==> inputs of v12 <==
==> flow/design.v <==
module comparator_9(
	output	[7:0]		out, 
	input					clk, 
	input					ldFilter, 
	input		[1:0]		selFilter, 
	input		[7:0]		in1, 
	input		[7:0]		in2, 
	input		[7:0]		in3, 
	input		[7:0]		in4, 
	input		[7:0]		in5, 
	input		[7:0]		in6, 
	input		[7:0]		in7, 
	input		[7:0]		in8, 
	input		[7:0]		in9
); 
wire	[7:0] max11, max12, max13, max21, max22, max23, max3; 
wire 	[7:0] med11, med12, med13, med21, med22, med23, med3; 
wire	[7:0]	min11, min12, min13, min21, min22, min23, min3; 
wire			en1, en2, en3; 
assign en1 = (ldFilter == 1) && (selFilter == 1); 
assign en2 = (ldFilter == 1) && (selFilter == 2); 
assign en3 = (ldFilter == 1) && (selFilter == 3); 
comparator comp11(.max (max11), .med (med11), .min (min11), .clk (clk), .en (en1), .in_1 (in1), .in_2 (in2), .in_3 (in3)); 
comparator comp12(.max (max12), .med (med12), .min (min12), .clk (clk), .en (en1), .in_1 (in4), .in_2 (in5), .in_3 (in6));
comparator comp13(.max (max13), .med (med13), .min (min13), .clk (clk), .en (en1), .in_1 (in7), .in_2 (in8), .in_3 (in9));
comparator comp21(.max (max21), .med (med21), .min (min21), .clk (clk), .en (en2), .in_1 (max11), .in_2 (max12), .in_3 (max13));
comparator comp22(.max (max22), .med (med22), .min (min22), .clk (clk), .en (en2), .in_1 (med11), .in_2 (med12), .in_3 (med13));
comparator comp23(.max (max23), .med (med23), .min (min23), .clk (clk), .en (en2), .in_1 (min11), .in_2 (min12), .in_3 (min13));
comparator comp3(.max (max3), .med (med3), .min (min3), .clk (clk), .en (en3), .in_1 (min21), .in_2 (med22), .in_3 (max23));
assign out = med3; 
endmodule
module comparator(
	output reg	[7:0]	max, 
	output reg	[7:0]	med, 
	output reg	[7:0]	min,
	input					clk, 
	input					en, 
	input			[7:0]	in_1, 
	input			[7:0]	in_2, 
	input			[7:0]	in_3
);
always@(posedge clk)
begin
	if(en)
	begin
	  if((in_1 >= in_2) && (in_1 >= in_3) && (in_2 >= in_3)) begin max <= in_1; med <= in_2; min <= in_3; end 
	  else if((in_1 >= in_2) && (in_1 >= in_3) && (in_3 >= in_2)) begin max <= in_1; med <= in_3; min <= in_2; end
	  else if((in_2 >= in_1) && (in_2 >= in_3) && (in_1 >= in_3)) begin max <= in_2; med <= in_1; min <= in_3; end
	  else if((in_2 >= in_1) && (in_2 >= in_3) && (in_3 >= in_1)) begin max <= in_2; med <= in_3; min <= in_1; end
	  else if((in_3 >= in_1) && (in_3 >= in_2) && (in_1 >= in_2)) begin max <= in_3; med <= in_1; min <= in_2; end
	  else if((in_3 >= in_1) && (in_3 >= in_2) && (in_2 >= in_1)) begin max <= in_3; med <= in_2; min <= in_1; end
	end
end
endmodule
module CU(
	output reg				ldAddr, 
	output reg	[2:0]		selAddr, 
	output reg				ldImage, 
	output reg	[2:0]		selImage, 
	output reg				ldFilter, 
	output reg 	[1:0]		selFilter, 
	output reg				done,
	input						clk, 
	input						rst
); 
reg	[3:0]	state; 
parameter S0 = 4'b0000, S1 = 4'b0001, S2 = 4'b0010, S3 = 4'b0011, S4 = 4'b0100, 
  S5 = 4'b0101, S6 = 4'b0110, S7 = 4'b0111, S8 = 4'b1000; 
parameter LENGTH = 640, WIDTH = 480; 
always@(posedge clk or negedge rst)
begin 
	if(!rst)	begin 
	  state <= 0;
	  ldAddr <= 0;			selAddr <= 0; 
	  ldImage <= 0;		selImage <= 0; 
	  ldFilter <= 0;		selFilter <= 0;  
	  done <= 0;  
	end
	else
	begin
		  ldAddr <= 0;			selAddr <= 0; 
		  ldImage <= 0;		selImage <= 0; 
		  ldFilter <= 0;		selFilter <= 0;  
		  done <= 0; 
		  case(state)
		  S0: 	begin state <= S1; 	ldAddr <= 1; 	selAddr <= 1; 		end 
		  S1: 	begin state <= S2; 	ldAddr <= 1; 	selAddr <= 2;  ldImage <= 1; 	selImage <= 1; end
		  S2: 	begin state <= S3; 	ldAddr <= 1; 	selAddr <= 3;  ldImage <= 1; 	selImage <= 2; end
		  S3: 	begin state <= S4; 	ldAddr <= 1; 	selAddr <= 4;  ldImage <= 1; 	selImage <= 3; end
		  S4: 	begin state <= S5; 	ldAddr <= 1; 	selAddr <= 5;  ldImage <= 1; 	selImage <= 4; end
		  S5: 	begin state <= S6;   ldImage <= 1; 	selImage <= 5; end		  
		  S6: 	begin state <= S7; 	ldFilter <= 1; 	selFilter <= 1; 	end 
		  S7: 	begin state <= S8; 	ldFilter <= 1; 	selFilter <= 2; 	end
		  S8: 	begin state <= S0; 	ldFilter <= 1; 	selFilter <= 3;   done <= 1; 	end
        default: begin state <= S0; end
        endcase
	end
end
endmodule 
module DU(
	output 		[7:0]		out, 
	output reg	[18:0]	out_address, 
	output reg				out_valid, 
	output		[18:0]	address_a, 
	output		[18:0]	address_b, 
	input			[7:0]		q_a, 
	input			[7:0]		q_b, 
	input 					clk, 
	input						rst, 
	input						ldAddr, 
	input			[2:0]		selAddr, 
	input 					ldImage,  
	input 		[2:0] 	selImage, 
	input 					ldFilter, 
	input 		[1:0]		selFilter, 
	input                done 
); 
reg 	[18:0]	addr_a; 
reg	[18:0]	addr_b; 
reg 	[7:0] 	in1;  
reg 	[7:0] 	in2; 
reg 	[7:0] 	in3;
reg 	[7:0] 	in4;  
reg 	[7:0] 	in5;  
reg 	[7:0] 	in6;  
reg 	[7:0] 	in7;  
reg 	[7:0] 	in8;  
reg 	[7:0] 	in9;
reg [10:0] column;
reg [9:0] row;
reg [1:0] extra_bits;
reg				ldImage_d; 
reg	[2:0]		selImage_d; 
reg				ldFilter_d; 
reg	[1:0]		selFilter_d; 
parameter LENGTH = 480, WIDTH = 640; 
always@(posedge clk or negedge rst)
begin 
  if(!rst) begin 
    ldImage_d <= 0; selImage_d <= 0; 
    ldFilter_d <= 0; selFilter_d <= 0; 
    out_valid <= 0; 
  end 
  else begin 
    ldImage_d <= ldImage; selImage_d <= selImage; 
    ldFilter_d <= ldFilter; selFilter_d <= selFilter; 
    out_valid <= ldFilter_d && (selFilter_d == 3); 
  end 
end
always@(posedge clk or negedge rst)
begin 
  if(!rst) begin 
    column <= 0; row <= 0; 
  end 
  else if(done) begin 
    if(column == LENGTH - 1) 
	   begin column <= 0; row <= (row == WIDTH - 1) ? 10'd0 : row + 1; end 
	 else column <= column + 1; 
  end
end
always@(posedge clk)
begin 
  if(done) out_address <= LENGTH * row + column; 
end
always@(posedge clk or negedge rst) begin
  if(!rst) begin
    addr_a <= 0; addr_b <= 0;
  end
  else if(ldAddr) begin
  if(row > 0 && row < (WIDTH - 1) && column > 0 && column < (LENGTH - 1) ) begin
    case(selAddr)
    1: begin 	{extra_bits, addr_a} <= LENGTH * (row - 1) + column - 1 ; 	
	  			   {extra_bits, addr_b} <= LENGTH * (row - 1) + column; 	
		 end 
    2: begin 	{extra_bits, addr_a} <= LENGTH * (row - 1) + column + 1; 	
				   {extra_bits, addr_b} <= LENGTH * row + column - 1; 			
		 end
    3: begin 	{extra_bits, addr_a} <= LENGTH * row + column; 	
				   {extra_bits, addr_b} <= LENGTH * row + column + 1; 	
		 end
    4: begin 	{extra_bits, addr_a} <= LENGTH * (row + 1) + column - 1; 	
				   {extra_bits, addr_b} <= LENGTH * (row + 1) + column; 	
		 end
    5: begin 	{extra_bits, addr_a} <= LENGTH * (row + 1) + column + 1;
		 end
  endcase
  end
  else if ((row == 0) || (column == 0) || (column == (LENGTH-1)) || (row == (WIDTH-1) )) begin
    if(selAddr != 0)
    begin  {extra_bits, addr_a} <= LENGTH * row + column; 
			  {extra_bits, addr_b} <= LENGTH * row + column;
			  end
  end 
  end  
  end  
assign address_a = addr_a; 
assign address_b = addr_b; 
always@(posedge clk)
begin 
  if(ldImage_d) 
  begin 
    case(selImage_d)
	 1: begin in1 <= q_a; in2 <= q_b; end 
	 2: begin in3 <= q_a; in4 <= q_b; end
	 3: begin in5 <= q_a; in6 <= q_b; end
	 4: begin in7 <= q_a; in8 <= q_b; end
	 5: begin in9 <= q_a; end
    endcase 
  end 
end
comparator_9 comp(	
	.out				(out), 
	.clk				(clk), 
	.ldFilter		(ldFilter_d), 
	.selFilter		(selFilter_d), 
	.in1				(in1), 
	.in2				(in2), 
	.in3				(in3), 
	.in4				(in4), 
	.in5				(in5), 
	.in6				(in6), 
	.in7				(in7), 
	.in8				(in8), 
	.in9				(in9)
);
endmodule 
module medianFilter(
	output	[7:0]		out, 
	output 	[18:0]	out_address, 
	output				out_valid, 
	output	[18:0]	address_a, 
	output	[18:0]	address_b, 
	input		[7:0]		q_a, 
	input		[7:0]		q_b, 
	input					clk, 
	input 				rst
); 
wire 			ldAddr; 
wire			ldImage; 
wire 			ldFilter; 
wire 			done; 
wire	[2:0]	selAddr; 
wire 	[1:0]	selFilter; 
wire 	[2:0]	selImage; 
DU du(
	.out					(out), 
	.out_address		(out_address), 
	.out_valid			(out_valid), 
	.address_a			(address_a), 
	.address_b			(address_b), 
	.q_a					(q_a), 
	.q_b					(q_b), 
	.clk					(clk), 
	.rst					(rst), 
	.ldAddr				(ldAddr), 
	.selAddr				(selAddr), 
	.ldImage				(ldImage), 
	.selImage			(selImage), 
	.ldFilter			(ldFilter), 
	.selFilter			(selFilter), 
	.done             (done)
); 
CU	cu(
	.ldAddr				(ldAddr), 
	.selAddr				(selAddr), 
	.ldImage				(ldImage), 
	.selImage			(selImage), 
	.ldFilter			(ldFilter), 
	.selFilter			(selFilter), 
	.done					(done), 
	.clk					(clk), 
	.rst					(rst)
); 
endmodule 
==> flow/run.sh <==
#!/bin/bash
# the make line also repeats each setting of config.mk as NAME=value (left out here)
make -C /OpenROAD-flow-scripts/flow DESIGN_CONFIG=/design/flow/config.mk WORK_HOME=/design/flow/orfs CLKGATE_MAP_FILE= finish
==> flow/config.mk <==
export PLATFORM = sky130hd
export DESIGN_NAME = medianFilter
export DESIGN_NICKNAME = medianFilter
export VERILOG_FILES = /design/flow/design.v
export SDC_FILE = /design/flow/constraint.sdc
export NUM_CORES = 4
export LEC_CHECK = 0
export CAP_MARGIN = 20
export CELL_PAD_IN_SITES_DETAIL_PLACEMENT = 0
export CORE_ASPECT_RATIO = 1.72
export CORE_MARGIN = 2
export CORE_UTILIZATION = 72
export GPL_ROUTABILITY_DRIVEN = 1
export GPL_TIMING_DRIVEN = 1
export PLACE_DENSITY = 0.78
export SLEW_MARGIN = 10
==> flow/constraint.sdc <==
create_clock -name core_clock -period 5.78 [get_ports {clk}]
set_input_delay 1.1560 -clock core_clock [delete_from_list [all_inputs] [get_ports {clk}]]
set_output_delay 1.1560 -clock core_clock [all_outputs]
set_load 0.01 [all_outputs]
==> v25: changes against v12 <==
ABC_AREA = 1   (was unset)
CELL_PAD_IN_SITES_DETAIL_PLACEMENT = unset   (was 0)
CORE_ASPECT_RATIO = unset   (was 1.72)
CORE_UTILIZATION = 70   (was 72)
CTS_CLUSTER_DIAMETER = 45   (was unset)
GPL_ROUTABILITY_DRIVEN = unset   (was 1)
GPL_TIMING_DRIVEN = unset   (was 1)
PLACE_DENSITY = unset   (was 0.78)
PLACE_DENSITY_LB_ADDON = 0.28   (was unset)
SETUP_SLACK_MARGIN = 1.32   (was unset)
SLEW_MARGIN = 20   (was 10)
==> flow/constraint.sdc (replaced) <==
create_clock -name core_clock -period 4.51 [get_ports {clk}]
set_input_delay 0.9020 -clock core_clock [delete_from_list [all_inputs] [get_ports {clk}]]
set_output_delay 0.9020 -clock core_clock [all_outputs]
set_load 0.01 [all_outputs]
==> v38: changes against v12 <==
CELL_PAD_IN_SITES_DETAIL_PLACEMENT = unset   (was 0)
CORE_ASPECT_RATIO = unset   (was 1.72)
CORE_UTILIZATION = 70   (was 72)
CTS_CLUSTER_DIAMETER = 31   (was unset)
GPL_ROUTABILITY_DRIVEN = unset   (was 1)
GPL_TIMING_DRIVEN = unset   (was 1)
PLACE_DENSITY = unset   (was 0.78)
SETUP_SLACK_MARGIN = -0.37   (was unset)
SLEW_MARGIN = 20   (was 10)
==> flow/constraint.sdc (replaced) <==
create_clock -name core_clock -period 5.61 [get_ports {clk}]
set_input_delay 1.1220 -clock core_clock [delete_from_list [all_inputs] [get_ports {clk}]]
set_output_delay 1.1220 -clock core_clock [all_outputs]
set_load 0.01 [all_outputs]
==> v9: changes against v12 <==
ABC_AREA = 1   (was unset)
CELL_PAD_IN_SITES_DETAIL_PLACEMENT = unset   (was 0)
CORE_ASPECT_RATIO = unset   (was 1.72)
CORE_UTILIZATION = 69   (was 72)
GPL_ROUTABILITY_DRIVEN = unset   (was 1)
GPL_TIMING_DRIVEN = unset   (was 1)
PLACE_DENSITY = unset   (was 0.78)
SETUP_SLACK_MARGIN = -0.27   (was unset)
SLEW_MARGIN = 20   (was 10)
==> flow/constraint.sdc (replaced) <==
create_clock -name core_clock -period 5.26 [get_ports {clk}]
set_input_delay 1.0520 -clock core_clock [delete_from_list [all_inputs] [get_ports {clk}]]
set_output_delay 1.0520 -clock core_clock [all_outputs]
set_load 0.01 [all_outputs]
==> notes <==
- v9 finished but fails on setup timing. v12 finished but fails on setup timing. v25 aborted during global routing. v38 completed, yet does not pass: setup timing.
- Of v12 and v38, v38 has the higher sequential power (gap about 3%, measured against v38).
- Against v9, the critical path depth of v38 is higher by 2.
- The highest non-clock buffer count belongs to v9, the lowest to v38.
- Count of clock-buffer cells in the layout, lowest first: v9, v12, v38.
- Synthesized cell count: v38 is lower than v9 (21%).
- Flip-flop count is the same in v12 and v9.
- Clock skew: v38 is higher than v12 (9.7 ps).
- In v38 the final cell count is smaller than in v9, by about 18%.
Power figures rest on the tool's default switching activity, not on a simulated workload.
